==> flow/design.v (excerpt) <==
module v_tile #(
    parameter width = 16,  
    parameter num_inputs = 4,  
    parameter num_regs = 16,  
    parameter total_inputs = num_inputs + num_inputs  
) (
    input wire clk,
    input wire reset,
    input wire on_off,  
    input wire write_en1,  
    output wire write_rdy1,
    input wire [num_inputs*width-1:0] w_data_in1,  
    output wire write_ack1,
    input wire write_en2,  
    output wire write_rdy2,
    input wire [num_inputs*width-1:0] w_data_in2,  
    output wire write_ack2,
    input wire write_en3,  
    output wire write_rdy3,
    input wire [width-1:0] w_data_in3,
    output wire write_ack3,
    output wire [num_inputs*width-1:0] adder_outputs,  
    output wire [3:0] dest_info,
    output wire adder_ack
);
export LEC_CHECK = 0
export ABC_AREA = 1
export CAP_MARGIN = 0
export CORE_ASPECT_RATIO = 1.43
export CORE_MARGIN = 2
export CORE_UTILIZATION = 72
export CTS_CLUSTER_DIAMETER = 326
export CTS_CLUSTER_SIZE = 10
export PLACE_DENSITY = 0.35
export SETUP_SLACK_MARGIN = 0.57
export SLEW_MARGIN = 40
create_clock -name core_clock -period 1.88 [get_ports {clk}]
run.sh (not shown) runs the stock make flow with config.mk's settings and CLKGATE_MAP_FILE=.
The starting point stopped in 3_5_place_dp on DPL-0038.
Then changed:
==> flow/config.mk (replaced) <==
export PLATFORM = sky130hd
export DESIGN_NAME = v_tile
export DESIGN_NICKNAME = v_tile
export VERILOG_FILES = /design/flow/design.v
export SDC_FILE = /design/flow/constraint.sdc
export NUM_CORES = 4
export LEC_CHECK = 0
export CAP_MARGIN = 20
export CORE_MARGIN = 2
export CORE_UTILIZATION = 64
export SLEW_MARGIN = 20
==> flow/constraint.sdc (replaced) <==
create_clock -name core_clock -period 6.63 [get_ports {clk}]
set_input_delay 1.3260 -clock core_clock [delete_from_list [all_inputs] [get_ports {clk}]]
set_output_delay 1.3260 -clock core_clock [all_outputs]
set_load 0.01 [all_outputs]
- The new run finished clean
- die area went up by 8.5%
- synthesized cell count shrinks by 19%
- area after synthesis is lower by 3.2%

========
## try-ember
v_tile again, from the RTL that the note above started with.
clock: 1.92 ns
lec_check: 0
abc_area: 1
cap_margin: 20
core_aspect_ratio: 1.43
core_margin: 2
core_utilization: 72
cts_cluster_diameter: 326
setup_slack_margin: 0.57
slew_margin: 20
FAIL try-ember @ detailed placement: tool exited with error
Here is what was changed in the inputs of try-violet compared with try-ember.
- SETUP_SLACK_MARGIN changed from 0.57 to -0.22
- CTS_CLUSTER_DIAMETER removed (was 326)
- CORE_ASPECT_RATIO removed (was 1.43)
- ABC_AREA removed (was 1)
- CORE_UTILIZATION changed from 72 to 58
- the clock period (ns, I/O delays scaled along) changed from 1.92 to 2.97
--- outcome ---
To summarise try-violet: no stage aborted, but the layout did not pass its checks, failing on setup timing.
The area enclosed by the die boundary in try-violet is 1.19 times that in try-ember.
Going from try-ember to try-violet, combined area of all synthesized cells shrank by a few percent.
[try-violet vs try-ember] number of cells in Yosys stat: lower in try-violet
Compared with try-ember, try-violet shows last weighted congestion value of the routability-driven placer that has gone down by more than 10%.
--- input diff try-violet..try-indigo ---
- setting TNS_END_PERCENT to 50 for the first time
- changing SETUP_SLACK_MARGIN from -0.22 to 0.88
[summary]
Of try-violet and try-indigo, not a single run came through the flow clean. Completing all stages was not enough for try-violet: its layout failed the final checks because of setup timing. Taking try-violet as the reference, in try-indigo total cell area at the placement stage has increased, share of the final layout cell area in sequential cells shows a reduction of 1.6 points, clock buffer count now sits lower. Going from try-violet to try-indigo, worst setup slack has decreased; clock power has remained practically unchanged. The utilization in try-indigo was higher than what try-violet gave. Via count in try-indigo is about 23% higher than in try-violet. Relative to try-violet, routed wire length increased by about 50% in try-indigo.
What try-delta does differently from try-indigo at the input level:
- swapping 58 for 40 in CORE_UTILIZATION
- clearing TNS_END_PERCENT, which used to be 50
- clearing SETUP_SLACK_MARGIN, which used to be 0.88
- swapping 2.97 for 4.35 in the clock period (ns, I/O delays scaled along)
==> results <==
Both conditions hold for try-delta: the flow ran to the end and the final layout passed the timing, DRC and antenna checks. [flow] try-indigo | stages: complete | final checks: fail | reason: setup timing. When try-delta is set beside try-indigo, its met1 global-route usage turns out to be 20 points smaller. Sequential fraction of total cell area delta for try-delta relative to try-indigo: 3.0 points higher. In the metrics for try-delta and try-indigo, the one carrying the higher critical path depth is try-indigo.
The inputs of try-lagoon differ from those of try-delta as listed below.
- changing CORE_UTILIZATION from 40 to 15
### Flow results
try-lagoon ran to completion and came out clean on the timing, DRC and antenna checks. Taking try-delta as the reference, in try-lagoon chip footprint grew by 49000 µm²; global-route usage now sits lower. Looking at amount of wire on met3 after detailed routing, try-lagoon sits 990 µm above try-delta. Of try-delta and try-lagoon, the run reporting the higher detailed-route wire length per cell was try-delta. Between try-delta and try-lagoon, the overall power of the completed layout figures differ only marginally. The run showing the greater combinational power is try-lagoon. The actual slew at the worst max-slew pin of try-lagoon is lower than that of try-delta.
Setup changes, try-lagoon to try-nickel
- TNS_END_PERCENT: unset -> 10
- CTS_CLUSTER_SIZE: unset -> 95
- CORE_UTILIZATION: 15 -> 72
- ABC_AREA: unset -> 1
- CTS_CLUSTER_DIAMETER: unset -> 376
- the clock period (ns, I/O delays scaled along): 4.35 -> 2.71
==> results <==
What ended try-nickel was a tool error in clock tree synthesis; the run never finished. Re post-synthesis share of cell area spent on full adders, half adders and majority gates: try-nickel is 0.26 points down on try-lagoon. try-nickel vs. try-lagoon: distinct cell type count of the synthesized netlist went down by 35. try-nickel against try-lagoon: die size decreased by 78% relative to the old numbers; post-synthesis mux area share decreased by 0.19 points relative to the old numbers; number of cells after detailed placement decreased by 16% relative to the old numbers. From try-lagoon to try-nickel the numbers moved as follows: die boundary height has decreased; die span in x decreased about 50%. try-nickel: final estimated routing congestion in global placement higher than try-lagoon. The cell area after technology mapping number comes out higher for try-nickel vs try-lagoon. The cell count in the Yosys report reported for try-nickel is greater than that of try-lagoon by 348.

========
## build 55
v_tile again, from the RTL that the note above started with.
export LEC_CHECK = 0
export ABC_AREA = 1
export CAP_MARGIN = 20
export CORE_MARGIN = 5
export CORE_UTILIZATION = 40
export GPL_ROUTABILITY_DRIVEN = 0
export MIN_ROUTING_LAYER = met2
export SLEW_MARGIN = 20
create_clock -name core_clock -period 4.5 [get_ports {clk}]
Build 55: no failed stages, no open violations at the end
#### Input delta (build 2 over build 55)
Settings: an added CTS_CLUSTER_SIZE of 94; an added PLACE_DENSITY of 0.46; a deleted GPL_ROUTABILITY_DRIVEN that had been 0; an added SETUP_SLACK_MARGIN of 1.13; a change of CORE_UTILIZATION from 40 to 30; a deleted ABC_AREA that had been 1; a change of CORE_MARGIN from 5 to 2.
==> comparison <==
Summary of build 2 over build 55: number of distinct library cell variants in the gate-level netlist after synthesis +88%, via count -834, routed wire length +about 14%.
Input changes introduced in build 46 (baseline for comparison: build 2):
Settings: changing PLACE_DENSITY from 0.46 to 0.85; setting CORE_ASPECT_RATIO to 0.75 for the first time; setting CELL_PAD_IN_SITES_GLOBAL_PLACEMENT to 1 for the first time; setting TNS_END_PERCENT to 30 for the first time; setting CELL_PAD_IN_SITES_DETAIL_PLACEMENT to 1 for the first time.
--- outcome ---
Build 46 vs. build 2: final number of hold-violating endpoints flat, endpoint arrival time on the critical path went up by 0.11 ns, worst-case setup margin in the final layout down 0.12 ns, fmax went down, global-route usage went up by 4.9 points.
Between build 46 and build 2, the difference in clock edge transition at the registers on the reported setup and hold paths is negligible.
Going from build 2 to build 46, met2 routed wirelength rose 17%; net switching power of the design fell about 1.5%; wire length rose 22%.
Of the two candidates, build 2 has the worse leakage power of the design and build 46 the better one.
### build 46 -> build 74
Settings: removing CELL_PAD_IN_SITES_DETAIL_PLACEMENT (formerly 1); removing SETUP_SLACK_MARGIN (formerly 1.13); removing CELL_PAD_IN_SITES_GLOBAL_PLACEMENT (formerly 1); changing CORE_UTILIZATION from 30 to 60; removing MIN_ROUTING_LAYER (formerly met2); removing PLACE_DENSITY (formerly 0.85); changing TNS_END_PERCENT from 30 to 55; removing CTS_CLUSTER_SIZE (formerly 94); removing CORE_ASPECT_RATIO (formerly 0.75); changing the clock period (ns, I/O delays scaled along) from 4.5 to 3.63.
Results
Although build 74 finished all stages, its layout failed final checks on negative setup slack. Of the two values seen for uppermost signal routing layer after detailed routing, met4 was produced by build 74 and met5 by build 46. Per the comparison of build 74 with build 46, number of sinks driven by the clock tree now sits at about the same level, clock network fraction of design power moved down, number of top-level design ports did not really move. Met2 usage (higher): build 74. Looking at end of the critical path, the adder_fu_inst.adder3.carry_out$_SDFF_PP0_ result is from build 46; the adder_fu_inst.adder4.c[15]$_SDFF_PN0_ one comes from build 74. Detailed route, build 74 vs build 46: via total lower for build 74.
Modified inputs, build 62 compared to build 74
Settings: MAX_ROUTING_LAYER newly set to met4; CORE_UTILIZATION changed from 60 to 58; the clock period (ns, I/O delays scaled along) changed from 3.63 to 2.42.
--- outcome ---
- Build 62 never completed, since it errored out during 5_1_grt.
- Delta (build 62 minus build 74): chip area estimate from yosys synthesis about even; distinct cell type count of the synthesized netlist about even; vertical die size rose 1.7%.
- Simple-gate area share of the yosys netlist came out exactly the same in build 62 and build 74.
- The final weighted congestion of routability-driven global placement of build 62 and that of build 74 are within noise of each other.
- [compare] base=build 74 new=build 62: placeable core region went up 3.7%; HPWL after detailed placement went up 1.3%; fraction of the mapped netlist area in adder cells held; buffer levels on the longest clock path held.
- [build 62 vs build 74] chip area: higher in build 62

========
job 4722:
Starting RTL as in the previous note.
Settings: LEC_CHECK=0, ABC_AREA=1, CAP_MARGIN=20, CORE_ASPECT_RATIO=0.88, CORE_MARGIN=2, CORE_UTILIZATION=72, CTS_CLUSTER_DIAMETER=238, CTS_CLUSTER_SIZE=32, MAX_ROUTING_LAYER=met4, PLACE_DENSITY_LB_ADDON=0.06, SETUP_SLACK_MARGIN=0.71, SLEW_MARGIN=20; clock period 2.38 ns.
Job 4722 got as far as 3_5_place_dp, where a tool error ended the run.
--- input diff job 4722..job 3396 ---
Settings: removing PLACE_DENSITY_LB_ADDON (formerly 0.06); removing CORE_ASPECT_RATIO (formerly 0.88); changing CTS_CLUSTER_DIAMETER from 238 to 117; removing ABC_AREA (formerly 1); changing CORE_UTILIZATION from 72 to 65; removing CTS_CLUSTER_SIZE (formerly 32); changing SETUP_SLACK_MARGIN from 0.71 to 0.44; changing the clock period (ns, I/O delays scaled along) from 2.38 to 4.5.
==> comparison <==
- Job 3396: done, clean on timing, DRC and antenna
- Job 3396 vs job 4722: area fraction in and, or, nand and nor cells after synthesis up
- Unique cell type count in the Yosys netlist for job 3396 is higher than for job 4722.
- In job 3396, number of rows created at floorplan is higher than in job 4722.
- In job 3396 the area figure in the yosys stat output turned out about 3.2% lower than in job 4722.
Relative to job 3396, the following input files were edited for job 3354:
Settings: setting MIN_ROUTING_LAYER to met1 for the first time; removing CTS_CLUSTER_DIAMETER (formerly 117); setting GPL_TIMING_DRIVEN to 0 for the first time; changing CORE_UTILIZATION from 65 to 30; setting CTS_CLUSTER_SIZE to 94 for the first time; setting CELL_PAD_IN_SITES_GLOBAL_PLACEMENT to 1 for the first time; setting PLACE_DENSITY to 0.57 for the first time; changing SETUP_SLACK_MARGIN from 0.44 to 1.13; setting CORE_ASPECT_RATIO to 0.69 for the first time; removing MAX_ROUTING_LAYER (formerly met4); setting CELL_PAD_IN_SITES_DETAIL_PLACEMENT to 2 for the first time; setting TNS_END_PERCENT to 30 for the first time.
### Flow results
Die size delta for job 3354 relative to job 3396: 110% higher. When the final numbers for job 3354 and job 3396 were put side by side, the cell count along the critical path turned out to be smaller in job 3354. Side by side, core utilization at floorplan turned out lower in job 3354 than in job 3396. [job 3354 vs job 3396] buffer count from post-CTS setup fixing: higher in job 3354. Job 3396 → job 3354: die span in x moved up, footprint of the multi-input gates moved up, critical-path maximum fanout moved down, first-iteration DRC count moved down. What job 3396 reported for wire length on met1 has to be multiplied by 1.7 to get the figure for job 3354. Between job 3396 and job 3354, the flow reports power increasing by a few percent.
Input-level comparison between job 3983 and job 3354:
Settings: an added ABC_AREA of 1; a change of GPL_TIMING_DRIVEN from 0 to 1.
==> results <==
Setup slack ends up lower on job 3354.
Job 3354 consumes more power than job 3983.
Against job 3354, maximum frequency in job 3983 rose by more than 10%.
As of job 3983, internal power consumption had fallen slightly compared to job 3354.

========
v_tile again, from the RTL that the note above started with.
==> flow/config.mk <==
export PLATFORM = sky130hd
export DESIGN_NAME = v_tile
export DESIGN_NICKNAME = v_tile
export VERILOG_FILES = /design/flow/design.v
export SDC_FILE = /design/flow/constraint.sdc
export NUM_CORES = 4
export LEC_CHECK = 0
export CAP_MARGIN = 20
export CELL_PAD_IN_SITES_DETAIL_PLACEMENT = 0
export CORE_MARGIN = 2
export CORE_UTILIZATION = 65
export CTS_CLUSTER_DIAMETER = 29
export CTS_CLUSTER_SIZE = 46
export HOLD_SLACK_MARGIN = -0.09
export MAX_ROUTING_LAYER = met5
export PLACE_DENSITY_LB_ADDON = 0.25
export SETUP_SLACK_MARGIN = 1.31
export SLEW_MARGIN = 40
export TNS_END_PERCENT = 45
==> flow/constraint.sdc <==
create_clock -name core_clock -period 4.74 [get_ports {clk}]
set_input_delay 0.9480 -clock core_clock [delete_from_list [all_inputs] [get_ports {clk}]]
set_output_delay 0.9480 -clock core_clock [all_outputs]
set_load 0.01 [all_outputs]
The starting point never finished: it broke off in global routing (GRT-0232).
Change:
- CORE_UTILIZATION: 65 -> 70
- CTS_CLUSTER_SIZE: 46 -> 48
- HOLD_SLACK_MARGIN: -0.09 -> unset
Result: The changed run stopped in clock tree synthesis on DPL-0038. Synthesized cell count is unchanged. Die area goes down by 6.9%. Synthesized area is unchanged.
Change:
- CORE_UTILIZATION: 70 -> 65
- CTS_CLUSTER_DIAMETER: 29 -> unset
- CTS_CLUSTER_SIZE: 48 -> 90
What happened: This time the run ran to the end with no violations; synthesized area stays the same; die area rose by 7.5%; synthesized cell count is unchanged.
Change:
- CAP_MARGIN: 20 -> 0
- CELL_PAD_IN_SITES_GLOBAL_PLACEMENT: unset -> 3
- CORE_MARGIN: 2 -> 7
- CTS_CLUSTER_DIAMETER: unset -> 213
- GPL_ROUTABILITY_DRIVEN: unset -> 1
- PLACE_DENSITY_LB_ADDON: 0.25 -> 0.23
- SETUP_SLACK_MARGIN: 1.31 -> -0.37
- clock period: 4.74 -> 7.45 ns (I/O delays scaled with it)
- Now the flow aborted during global placement without I/O on FLW-0024
- synthesized cell count is unchanged
- die size came out higher by about 15%
- synthesized area stays the same

========
alpha:
v_tile again, from the RTL that the note above started with.
clock: 1.88 ns
lec_check: 0
abc_area: 1
cap_margin: 20
core_aspect_ratio: 1.43
core_margin: 2
core_utilization: 72
cts_cluster_diameter: 326
cts_cluster_size: 10
place_density: 0.35
setup_slack_margin: 0.57
slew_margin: 40
FAIL alpha @ detailed placement: tool exited with error
The following lists how beta was set up differently from alpha:
Settings: CORE_ASPECT_RATIO removed (was 1.43); TNS_END_PERCENT newly set to 10; PLACE_DENSITY removed (was 0.35); CTS_CLUSTER_SIZE changed from 10 to 95; SETUP_SLACK_MARGIN removed (was 0.57); CORE_UTILIZATION changed from 72 to 59; CTS_CLUSTER_DIAMETER removed (was 326); SLEW_MARGIN changed from 40 to 20; the clock period (ns, I/O delays scaled along) changed from 1.88 to 2.44.
## What came out
FAIL for each of beta and alpha. Tool error DPL-0038 stopped alpha during detailed placement; no final results. Although it ran to completion, beta produced a layout that fails the final checks because of setup timing. Compared with alpha, in beta routability congestion estimate now smaller, core area shows an increase of 23%, async set or reset register ratio after synthesis essentially unchanged. Diff alpha..beta | count of mapped cells out of synthesis | unchanged.
diff inputs: beta => gamma
Settings: CORE_UTILIZATION: 59 -> 71; CTS_CLUSTER_DIAMETER: unset -> 376; the clock period (ns, I/O delays scaled along): 2.44 -> 2.71.
### Flow results
Taking beta as the reference, in gamma HPWL after detailed placement shows an increase of 28%, total core area shows a reduction of 18%, post-placement cell count shows a reduction of 3.0%. Status(gamma) = ERROR, stage = clock tree synthesis.
Here is what was changed in the inputs of delta compared with gamma.
Settings: clearing CTS_CLUSTER_DIAMETER, which used to be 376; swapping 71 for 40 in CORE_UTILIZATION; clearing CTS_CLUSTER_SIZE, which used to be 95; clearing ABC_AREA, which used to be 1; clearing TNS_END_PERCENT, which used to be 10; swapping 2.71 for 4.5 in the clock period (ns, I/O delays scaled along).
Notes after the runs:
delta went all the way through the flow, and no timing, DRC or antenna check failed. Compared with gamma, delta shows a higher synthesized-area fraction occupied by adder cells. gamma -> delta: chip area from the yosys synthesis statistics decreased by a few percent. Standard cell core area (lower): gamma. delta against gamma: placement-stage cell area has decreased; number of instances in the synthesized netlist went down; number of instances in the placed design shrank by about 9%; estimated wirelength of the detail-placed design has decreased; die area rose 69%. Netlist area before placement, delta vs gamma: down by a few percent. Between gamma and delta, the multiplexer area fraction after synthesis is higher for delta.
Power is estimated from default activity; no workload was simulated.
